// pixel_generation
module pixel_generation(
    input clk,                               
    input reset,                             
    input video_on,                          
    input [9:0] x, y,    
    input KEY_UP, KEY_DOWN, KEY_LEFT, KEY_RIGHT,
    output reg [11:0] rgb                    
    );
make LEC_CHECK=0 CAP_MARGIN=35 CELL_PAD_IN_SITES_GLOBAL_PLACEMENT=1 CORE_ASPECT_RATIO=1.04 CORE_MARGIN=2 CORE_UTILIZATION=40 CTS_CLUSTER_DIAMETER=23 CTS_CLUSTER_SIZE=44 HOLD_SLACK_MARGIN=-0.01 SETUP_SLACK_MARGIN=-0.73 SLEW_MARGIN=20 finish   # period 9.57 ns
run.sh (not shown) runs the stock make flow with config.mk's settings and CLKGATE_MAP_FILE=.
Next try:
Settings changed: CAP_MARGIN 35 to 20, CELL_PAD_IN_SITES_GLOBAL_PLACEMENT 1 to default, CORE_ASPECT_RATIO 1.04 to default, CORE_UTILIZATION 40 to 68, CTS_CLUSTER_DIAMETER 23 to default, CTS_CLUSTER_SIZE 44 to 21, HOLD_SLACK_MARGIN -0.01 to default, SETUP_SLACK_MARGIN -0.73 to default.
Clock period 9.57 ns to 4.89 ns, I/O delays scaled along.
The new run ran to the end with violations: setup timing.
Sequential share of layout area decreases by 1.1 points.
Final area rose by 18%.
Setup slack got worse by 1200 ps.

---

job 5274:
pixel_generation again, from the RTL that the note above started with.
make LEC_CHECK=0 ABC_AREA=1 CAP_MARGIN=15 CORE_MARGIN=7 CORE_UTILIZATION=72 CTS_CLUSTER_DIAMETER=398 CTS_CLUSTER_SIZE=72 MAX_ROUTING_LAYER=met4 MIN_ROUTING_LAYER=met1 PLACE_DENSITY=0.37 SETUP_SLACK_MARGIN=-0.14 SLEW_MARGIN=0 TNS_END_PERCENT=100 finish   # period 4.13 ns
Job 5274 never completed; the flow aborted with a tool error in global routing.
What job 9386 does differently from job 5274 at the input level:
Settings: clearing MIN_ROUTING_LAYER, which used to be met1; clearing CTS_CLUSTER_SIZE, which used to be 72; clearing PLACE_DENSITY, which used to be 0.37; clearing SETUP_SLACK_MARGIN, which used to be -0.14; swapping 7 for 2 in CORE_MARGIN; clearing CTS_CLUSTER_DIAMETER, which used to be 398; clearing MAX_ROUTING_LAYER, which used to be met4; swapping 0 for 20 in SLEW_MARGIN; clearing TNS_END_PERCENT, which used to be 100; swapping 15 for 20 in CAP_MARGIN; swapping 72 for 29 in CORE_UTILIZATION; clearing ABC_AREA, which used to be 1; swapping 4.13 for 14.6 in the clock period (ns, I/O delays scaled along).
Findings:
- Summary of job 5274 and job 9386: one run falls short of a clean finish, namely job 5274.
- Number of placed instances with taps included in job 9386 is 549 below job 5274.
- Looking at gate count of the mapped netlist across job 9386 and job 5274, the one that comes out higher is job 5274.
- Between job 9386 and job 5274, the difference in number of enable-type register cells in the synthesized netlist is negligible.
- Aoi/oai-family share of the synthesized area | job 9386 above job 5274
- Going from job 5274 to job 9386, share of the synthesized netlist area taken by xor and xnor gates grows by 2.3 points.
- Sequential share of the synthesized area of job 9386 is on par with job 5274.
- When job 9386 is set beside job 5274, its mux contribution to synthesized area turns out to be 2.1 points larger.
- The fraction of the mapped netlist area in adder cells was comparable across job 9386 and job 5274.
- Job 5274 → job 9386: count of cell types in the netlist +72%, synthesized area per cell +about 30%.
- Standard cell core area: higher on job 9386
## Diff of input files: job 3064 against job 9386
Settings: swapping 29 for 40 in CORE_UTILIZATION; swapping 14.6 for 10.0 in the clock period (ns, I/O delays scaled along).
--- outcome ---
What job 9386 reported for final non-filler cell total has to be multiplied by 0.937 to get the figure for job 3064. Compared with job 9386, job 3064 has less setup slack. In job 3064, post-route fraction of the period consumed by the critical path is higher than in job 9386. Job 3064 -> job 9386: area of combinational cells with multiple inputs flat.
The inputs of job 2537 differ from those of job 3064 as listed below.
Settings: CORE_UTILIZATION: 40 -> 60; the clock period (ns, I/O delays scaled along): 10.0 -> 5.0.
[summary]
Summary of job 3064 and job 2537: one run falls short of a clean finish, namely job 2537.
Compare job 3064 and job 2537 | via count of the first global-routing pass lower: job 3064
Job 2537 gives more synthesis-to-layout area growth than job 3064 did.
For job 5023, these inputs were changed with respect to job 2537:
Settings: CTS_CLUSTER_DIAMETER newly set to 398; CTS_CLUSTER_SIZE newly set to 99; CORE_UTILIZATION changed from 60 to 66; the clock period (ns, I/O delays scaled along) changed from 5.0 to 7.29.
Findings:
Job 5023 finished end to end and its layout was clean on timing, DRC and antenna.
In the metrics for job 5023 and job 2537, the one carrying the lower clock network area share is job 2537.
The initial antenna violation count reported for job 5023 is smaller than that of job 2537 by 1.
| count of clock-buffer cells in the layout | job 2537 vs job 5023 | ≈ equal |
Reported for job 5023 and job 2537, combined area of all synthesized cells turned out identical to the last digit.
Job 5023 ended up with a lower routed via count than job 2537 did.

---

== xenon ==
pixel_generation again, from the RTL that the note above started with.
Design pixel_generation, start of the top module:
module pixel_generation(
    input clk,                               
    input reset,                             
    input video_on,                          
    input [9:0] x, y,    
    input KEY_UP, KEY_DOWN, KEY_LEFT, KEY_RIGHT,
    output reg [11:0] rgb                    
    );
Settings: LEC_CHECK=0, ABC_AREA=1, CAP_MARGIN=0, CELL_PAD_IN_SITES_GLOBAL_PLACEMENT=1, CORE_ASPECT_RATIO=0.52, CORE_MARGIN=10, CORE_UTILIZATION=20, CTS_CLUSTER_DIAMETER=392, GPL_TIMING_DRIVEN=0, MAX_ROUTING_LAYER=met4, MIN_ROUTING_LAYER=met2, SETUP_SLACK_MARGIN=1.91, SLEW_MARGIN=15, TNS_END_PERCENT=20; clock period 14.6 ns.
xenon did not finish; the tool stopped in global routing with error GRT-0116.
The following lists how amber was set up differently from xenon:
- clearing ABC_AREA, which used to be 1
- swapping 0 for 20 in CAP_MARGIN
- clearing GPL_TIMING_DRIVEN, which used to be 0
- clearing CELL_PAD_IN_SITES_GLOBAL_PLACEMENT, which used to be 1
- clearing CTS_CLUSTER_DIAMETER, which used to be 392
- swapping 15 for 20 in SLEW_MARGIN
- clearing SETUP_SLACK_MARGIN, which used to be 1.91
- clearing TNS_END_PERCENT, which used to be 20
- swapping 20 for 66 in CORE_UTILIZATION
- clearing MAX_ROUTING_LAYER, which used to be met4
- swapping 10 for 2 in CORE_MARGIN
- clearing CORE_ASPECT_RATIO, which used to be 0.52
- clearing MIN_ROUTING_LAYER, which used to be met2
- swapping 14.6 for 8.18 in the clock period (ns, I/O delays scaled along)
Results
- Note that the height of the die recorded for amber amounts to 0.71 times the value seen in xenon.
- On Yosys chip area, the lower figure sits with xenon, not amber.
- What amber reported for die width has to be multiplied by 2.6 to get the figure for xenon.
- Comparing amber and xenon, the higher synthesized instance count is on xenon.
- The buffer levels on the longest clock path of amber and that of xenon are within noise of each other.
- amber | status: complete | timing, DRC, antenna: pass
[inputs] cedar vs amber
- an added MAX_ROUTING_LAYER of met4
- an added SETUP_SLACK_MARGIN of 1.65
- a change of the clock period (ns, I/O delays scaled along) from 8.18 to 5.66
--- outcome ---
The remaining runs in amber and cedar completed every stage, whereas cedar halted early.
cedar never completed, since it errored out during global routing.
cedar against amber: simple-gate share of the synthesized area ~0 delta; worst setup slack before clock tree synthesis down 0.99 ns.
Final estimated routing congestion in global placement, cedar vs amber: up by more than 10%
Number of cells after detailed placement, cedar and amber, lower one = amber.
Summary of cedar over amber: die size flat; number of gates given a new drive strength after cts up 298; maximum count of clock buffers along a single path flat.
Synthesized cell count: amber vs cedar identical

---

## lane 1
pixel_generation again, from the RTL that the note above started with.
==> flow/design.v (excerpt) <==
module pixel_generation(
    input clk,                               
    input reset,                             
    input video_on,                          
    input [9:0] x, y,    
    input KEY_UP, KEY_DOWN, KEY_LEFT, KEY_RIGHT,
    output reg [11:0] rgb                    
    );
clock: 6.62 ns
lec_check: 0
cap_margin: 0
cell_pad_in_sites_global_placement: 1
core_aspect_ratio: 0.52
core_margin: 5
core_utilization: 20
cts_cluster_diameter: 247
gpl_timing_driven: 0
hold_slack_margin: 0.18
max_routing_layer: met4
min_routing_layer: met1
setup_slack_margin: 1.91
slew_margin: 20
tns_end_percent: 100
Lane 1 ran to completion and came out clean on the timing, DRC and antenna checks.
Here is what was changed in the inputs of lane 2 compared with lane 1.
Settings: HOLD_SLACK_MARGIN: 0.18 -> unset; CELL_PAD_IN_SITES_GLOBAL_PLACEMENT: 1 -> unset; CORE_MARGIN: 5 -> 7; TNS_END_PERCENT: 100 -> 70; CORE_UTILIZATION: 20 -> 63; CORE_ASPECT_RATIO: 0.52 -> unset; GPL_TIMING_DRIVEN: 0 -> unset; SETUP_SLACK_MARGIN: 1.91 -> 1.52; CAP_MARGIN: 0 -> 20.
## What came out
Cell area came out lower on lane 2 than on lane 1. In lane 2, the critical-path maximum fanout came out 3 below the value in lane 1. Lane 2 improves on lane 1 in total die size. In the flow results for lane 1 and lane 2, the critical path depth is larger on lane 1. Total met2 wirelength after detailed routing in lane 2 is about 20% below lane 1. Looking at most used routing layer, the met2 result is from lane 2; the met1 one comes from lane 1. The lower placed wire-length estimate of lane 1 and lane 2 is in lane 2. Diff lane 1 -> lane 2 | buffer count excluding the clock tree in the final layout | down by more than a quarter. Lane 2 vs. lane 1: clock buffer count in the final layout went down by 2. For lane 1, the destination of the critical timing path was rgb[2], unlike lane 2, where it was rgb[1].
> inputs changed (lane 2 -> lane 3)
Settings: CAP_MARGIN changed from 20 to 0; HOLD_SLACK_MARGIN newly set to 0.18; ABC_AREA newly set to 1; CORE_UTILIZATION changed from 63 to 20; CORE_MARGIN changed from 7 to 5; TNS_END_PERCENT changed from 70 to 100; CORE_ASPECT_RATIO newly set to 0.52; MIN_ROUTING_LAYER changed from met1 to met2; CTS_CLUSTER_DIAMETER changed from 247 to 269; GPL_TIMING_DRIVEN newly set to 0; SETUP_SLACK_MARGIN changed from 1.52 to 1.91; CELL_PAD_IN_SITES_GLOBAL_PLACEMENT newly set to 1.
Results
The log for lane 3 ends in global routing with error GRT-0116, so the run never completed.
Lane 3 ended up with simple AND/OR/NAND/NOR gates as its main combinational cell family by area after synthesis; lane 2 ended up with AND-OR/OR-AND gates.
Taking lane 2 as the reference point, the share of cell area taken by muxes after synthesis of lane 3 falls by 2.1 points.
Of lane 2 and lane 3, the run reporting the higher post-cts gate resize count was lane 3.
In the metrics for lane 2 and lane 3, the one carrying the higher post-synthesis simple-gate area fraction is lane 3.
Compared lane 3 against lane 2; count of hold-fix buffers inserted at cts within noise.
| post-synthesis chip area from yosys | higher: lane 2 |
Summary — post-detailed-placement half-perimeter wirelength, lane 3 relative to lane 2: higher, by 31000 um.
Area after synthesis, lane 2 and lane 3: lower on lane 3
Row count: lane 3 higher than lane 2
On area fraction in full adders, half adders and majority gates, lane 3 tracks lane 2 almost exactly.
